run 1:
==> flow/design.v (excerpt) <==
module CPUSystem(Clock, Reset, T, Mem_Address, Mem_WData, Mem_RData, Mem_Read, Mem_Write);
Size in the first run: ~4,300 cells after synthesis, about 240 flip-flops, ~44 I/O pins, ~24,000 sq um of cells after synthesis.
==> flow/config.mk <==
export PLATFORM = sky130hd
export DESIGN_NAME = CPUSystem
export DESIGN_NICKNAME = CPUSystem
export VERILOG_FILES = /design/flow/design.v
export SDC_FILE = /design/flow/constraint.sdc
export NUM_CORES = 4
export LEC_CHECK = 0
export ABC_AREA = 1
export CAP_MARGIN = 10
export CELL_PAD_IN_SITES_DETAIL_PLACEMENT = 0
export CELL_PAD_IN_SITES_GLOBAL_PLACEMENT = 0
export CORE_ASPECT_RATIO = 0.82
export CORE_MARGIN = 2
export CORE_UTILIZATION = 30
export GPL_ROUTABILITY_DRIVEN = 1
export MAX_ROUTING_LAYER = met5
export MIN_ROUTING_LAYER = met2
export PLACE_DENSITY_LB_ADDON = 0.24
export SETUP_SLACK_MARGIN = 1.47
export SLEW_MARGIN = 30
==> flow/constraint.sdc <==
create_clock -name core_clock -period 5.62 [get_ports {Clock}]
set_input_delay 1.1240 -clock core_clock [delete_from_list [all_inputs] [get_ports {Clock}]]
set_output_delay 1.1240 -clock core_clock [all_outputs]
set_load 0.01 [all_outputs]
run.sh (not shown) runs the stock make flow with config.mk's settings and CLKGATE_MAP_FILE=.
For run 2, these inputs were changed with respect to run 1:
Settings: SLEW_MARGIN: 30 -> 20; PLACE_DENSITY_LB_ADDON: 0.24 -> unset; CELL_PAD_IN_SITES_GLOBAL_PLACEMENT: 0 -> unset; CORE_UTILIZATION: 30 -> 40; CAP_MARGIN: 10 -> 20; MIN_ROUTING_LAYER: met2 -> unset; CELL_PAD_IN_SITES_DETAIL_PLACEMENT: 0 -> unset; GPL_ROUTABILITY_DRIVEN: 1 -> unset; MAX_ROUTING_LAYER: met5 -> unset; ABC_AREA: 1 -> unset; SETUP_SLACK_MARGIN: 1.47 -> unset; CORE_ASPECT_RATIO: 0.82 -> unset; the clock period (ns, I/O delays scaled along): 5.62 -> 16.5.
### Flow results
- Run 2 reports a lower wire length than run 1 does.
- Comparing run 1 and run 2, post-synthesis instance total is higher on run 1.
- Diff run 1 and run 2: area fraction of clock buffers and clock inverters higher in run 1
- When the final numbers for run 1 and run 2 were put side by side, the instance count on the critical path turned out to be smaller in run 2.
- Taking run 2 over run 1, the overall power after layout ratio works out to 0.18.
- On leakage power of the design, run 1 loses to run 2.
- Taking run 1 as the reference point, the maximum resistive drop on vdd of run 2 falls by 70%.
- Cmp run 1 and run 2 / required arrival time at the worst endpoint / lower: run 1
The inputs of run 3 differ from those of run 2 as listed below.
Settings: CORE_UTILIZATION changed from 40 to 37; the clock period (ns, I/O delays scaled along) changed from 16.5 to 9.2.
--- outcome ---
Number of cell rows (run 3 vs. run 2) increases by a few percent
Run 3 vs. run 2: setup slack now smaller; CTS clock-pin slew for the worst setup and hold paths held steady; final period utilization now sits higher.
Run 3 against run 2; wire length on met2 is down slightly.
Run 3 ended up with met5 as its highest signal layer in the routed design; run 2 ended up with met4.
~same detailed-route via count in run 3 and run 2
Compared with run 2, in run 3 area added between synthesis and finish climbed 0.96 points, wire length ~0 delta, initial antenna violation count went up, core box area went up 7.6%, worst-case register-to-register setup slack shrank by 7.00 ns.
### run 3 -> run 4
Settings: SETUP_SLACK_MARGIN now 1.14, previously not set; CORE_UTILIZATION now 66, was 37; the clock period (ns, I/O delays scaled along) now 7.83, was 9.2.
--- outcome ---
The lower largest fanout on the critical path came out of run 4.
The part of the power in the clock network of run 4 falls short of that of run 3 by 0.6 points.
Post-route fraction of the period consumed by the critical path for run 4: 4.9 points down relative to run 3
Per the comparison of run 4 with run 3, insertion delay of the later-clocked pin in the worst-skew pair has decreased; post-layout instance area has increased; combinational share of power has increased.

---

CPUSystem again, from the RTL that the note above started with.
make LEC_CHECK=0 ABC_AREA=1 CAP_MARGIN=20 CORE_ASPECT_RATIO=0.99 CORE_MARGIN=2 CORE_UTILIZATION=72 CTS_CLUSTER_SIZE=78 HOLD_SLACK_MARGIN=0.07 PLACE_DENSITY=0.35 SLEW_MARGIN=20 finish   # period 5.11 ns
The baseline finished but fails on negative setup slack.
Next try:
- ABC_AREA: 1 -> default
- CORE_ASPECT_RATIO: 0.99 -> default
- CTS_CLUSTER_SIZE: 78 -> default
- HOLD_SLACK_MARGIN: 0.07 -> default
- PLACE_DENSITY: 0.35 -> default
- clock period: 5.11 -> 6.17 ns (I/O delays scaled with it)
After rerunning: The changed run ran to the end with violations: negative setup slack; power decreases by about 50%; utilization decreases by 2.3 points; final cell count decreases by about 18%; global-route usage increases by 0.20 points; setup slack is worse by 0.11 ns; clock power decreases by 12%.
Next try:
- CORE_UTILIZATION: 72 -> 40
- clock period: 6.17 -> 9.2 ns (I/O delays scaled with it)
Now the flow finished with timing, DRC and antenna clean.
Routed wire length grows by a few percent.
Clock power drops by a quarter to a third.
Clock skew grows by 0.0036 ns.
Synthesized area does not change.
Next try:
- CORE_MARGIN: 2 -> 4
- SLEW_MARGIN: 20 -> 40
- clock period: 9.2 -> 11.7 ns (I/O delays scaled with it)
=> Global-route usage went down by 1.5 points. Worst hold slack is better by 0.010 ns. Setup slack is better by 2.3 ns. Design area barely changes. Utilization stays flat. Die area went up by 3.2%. Total power went down by 23%. Area after synthesis stays the same. Sequential cell count does not change.
Next try:
- CORE_MARGIN: 4 -> 2
- CORE_UTILIZATION: 40 -> 57
- SETUP_SLACK_MARGIN: default -> 2.67
- SLEW_MARGIN: 40 -> 20
- clock period: 11.7 -> 9.34 ns (I/O delays scaled with it)
Global-route usage is higher by 14 points.
Wire length increases by 0.58%.
Count of clock-buffer cells in the layout rises by 8.
Sequential power is higher by 25%.
Final area grows by 3.3%.
Clock power goes up by about 20%.
Via count came out higher by 4.4%.
Core utilization went up by 21 points.
Power is higher by 26%.
Next try:
- ABC_AREA: default -> 1
- CORE_UTILIZATION: 57 -> 72
- CTS_CLUSTER_DIAMETER: default -> 172
- CTS_CLUSTER_SIZE: default -> 100
- SETUP_SLACK_MARGIN: 2.67 -> default
- clock period: 9.34 -> 4.31 ns (I/O delays scaled with it)
Now the flow stopped in global routing (GRT-0232).
Synthesized cell count rose by 20%.
Die area fell by 21%.
Area after synthesis fell by 0.34%.

---

Starting RTL as in the previous note.
export LEC_CHECK = 0
export ABC_AREA = 1
export CAP_MARGIN = 10
export CELL_PAD_IN_SITES_DETAIL_PLACEMENT = 0
export CELL_PAD_IN_SITES_GLOBAL_PLACEMENT = 0
export CORE_ASPECT_RATIO = 0.92
export CORE_MARGIN = 2
export CORE_UTILIZATION = 72
export CTS_CLUSTER_DIAMETER = 231
export GPL_ROUTABILITY_DRIVEN = 1
export MAX_ROUTING_LAYER = met5
export MIN_ROUTING_LAYER = met1
export PLACE_DENSITY = 0.37
export SETUP_SLACK_MARGIN = 0.42
export SLEW_MARGIN = 30
create_clock -name core_clock -period 5.11 [get_ports {Clock}]
The first run finished but fails on negative setup slack.
Then changed:
Settings changed: CORE_ASPECT_RATIO 0.92 to 0.82, CORE_UTILIZATION 72 to 56, CTS_CLUSTER_DIAMETER 231 to not set, PLACE_DENSITY 0.37 to not set, SETUP_SLACK_MARGIN 0.42 to 1.47.
Clock period 5.11 ns to 5.62 ns, I/O delays scaled along.
The changed run finished clean.
Sequential power decreases by roughly a tenth.
Global-route usage decreases by 9.2 points.
Power decreases by a little under a tenth.
Synthesized cell count is unchanged.
Via count decreases by a few percent.
Clock skew increases by 20 ps.
Final cell count increases by a few percent.
Sequential share of layout area decreases by 0.66 points.
Worst setup slack gains 950 ps.
Hold slack loses 7.9 ps.
Clock power decreases by roughly a tenth.

---

== v27 ==
CPUSystem again, from the RTL that the note above started with.
clock: 14.2 ns
lec_check: 0
abc_area: 1
cap_margin: 40
cell_pad_in_sites_detail_placement: 1
core_aspect_ratio: 0.89
core_margin: 2
core_utilization: 41
cts_cluster_diameter: 92
cts_cluster_size: 20
hold_slack_margin: 0.03
max_routing_layer: met4
min_routing_layer: met1
place_density_lb_addon: 0.09
slew_margin: 25
diff inputs: v27 => v40
==> flow/config.mk <==
export PLATFORM = sky130hd
export DESIGN_NAME = CPUSystem
export DESIGN_NICKNAME = CPUSystem
export VERILOG_FILES = /design/flow/design.v
export SDC_FILE = /design/flow/constraint.sdc
export NUM_CORES = 4
export LEC_CHECK = 0
export CAP_MARGIN = 20
export CORE_MARGIN = 2
export CORE_UTILIZATION = 66
export SETUP_SLACK_MARGIN = 2.61
export SLEW_MARGIN = 20
==> flow/constraint.sdc <==
create_clock -name core_clock -period 9.71 [get_ports {Clock}]
set_input_delay 1.9420 -clock core_clock [delete_from_list [all_inputs] [get_ports {Clock}]]
set_output_delay 1.9420 -clock core_clock [all_outputs]
set_load 0.01 [all_outputs]
Notes after the runs:
v40 closes out successfully: all stages finished, all timing, DRC and antenna checks passed.
A slowest library cell on the worst path of sky130_fd_sc_hd__dfxtp_1 is what v27 shows, while sky130_fd_sc_hd__clkdlybuf4s50_1 belongs to v40.
Summary: with v27 as the reference, design area in v40 moved up slightly.
v27 → v40: clock skew fell by 0.040 ns, number of buffers inserted during clock tree synthesis rose by 45%.
> inputs changed (v40 -> v35)
==> flow/config.mk <==
export PLATFORM = sky130hd
export DESIGN_NAME = CPUSystem
export DESIGN_NICKNAME = CPUSystem
export VERILOG_FILES = /design/flow/design.v
export SDC_FILE = /design/flow/constraint.sdc
export NUM_CORES = 4
export LEC_CHECK = 0
export ABC_AREA = 1
export CAP_MARGIN = 20
export CORE_MARGIN = 2
export CORE_UTILIZATION = 41
export PLACE_DENSITY_LB_ADDON = 0.09
export SLEW_MARGIN = 20
==> flow/constraint.sdc <==
create_clock -name core_clock -period 12.0 [get_ports {Clock}]
set_input_delay 2.4000 -clock core_clock [delete_from_list [all_inputs] [get_ports {Clock}]]
set_output_delay 2.4000 -clock core_clock [all_outputs]
set_load 0.01 [all_outputs]
==> comparison <==
- Chip area from the yosys synthesis statistics for v35: about 0.34% down relative to v40
- Diff v35 and v40: post-route fraction of the period consumed by the critical path higher in v40
- Per the comparison of v35 with v40, xor-xnor portion of the synthesized cell area lower; combinational group share of total power rose by 15 points; clock skew stayed essentially flat.
Edits applied to the flow inputs when going from v35 to v46:
-- flow/config.mk --
<<< v35, line 9
export CAP_MARGIN = 20
export CORE_MARGIN = 2
export CORE_UTILIZATION = 41
export PLACE_DENSITY_LB_ADDON = 0.09
export SLEW_MARGIN = 20
>>> v46, line 9
export CAP_MARGIN = 20
export CORE_MARGIN = 2
export CORE_UTILIZATION = 72
export CTS_CLUSTER_DIAMETER = 29
export PLACE_DENSITY_LB_ADDON = 0.19
export SETUP_SLACK_MARGIN = 1.32
export SLEW_MARGIN = 20
==> flow/constraint.sdc <==
create_clock -name core_clock -period 5.11 [get_ports {Clock}]
set_input_delay 1.0220 -clock core_clock [delete_from_list [all_inputs] [get_ports {Clock}]]
set_output_delay 1.0220 -clock core_clock [all_outputs]
set_load 0.01 [all_outputs]
## What came out
- v46 did not make it past 5_1_grt, where a tool error ended it.
- The die width in v35 is 1.3 times that in v46.
- Note that the die size recorded for v46 amounts to 0.58 times the value seen in v35.
- | post-CTS setup repair buffer count | v46 vs v35 | 42 higher |
### v46 -> v39
==> flow/config.mk <==
export PLATFORM = sky130hd
export DESIGN_NAME = CPUSystem
export DESIGN_NICKNAME = CPUSystem
export VERILOG_FILES = /design/flow/design.v
export SDC_FILE = /design/flow/constraint.sdc
export NUM_CORES = 4
export LEC_CHECK = 0
export CAP_MARGIN = 20
export CORE_MARGIN = 2
export CORE_UTILIZATION = 60
export SLEW_MARGIN = 20
==> flow/constraint.sdc <==
create_clock -name core_clock -period 8.38 [get_ports {Clock}]
set_input_delay 1.6760 -clock core_clock [delete_from_list [all_inputs] [get_ports {Clock}]]
set_output_delay 1.6760 -clock core_clock [all_outputs]
set_load 0.01 [all_outputs]
v46 did not finish: a tool error stopped it during 5_1_grt. Both conditions hold for v39: the flow ran to the end and the final layout passed the timing, DRC and antenna checks. [compare] base=v46 new=v39: die extent in x went up by 9.5%; chip area in the Yosys report climbed 0.34%; die outline area moved up. The lower xor and xnor fraction of the mapped netlist area came out of v46.
Power and IR drop assume default switching activity.
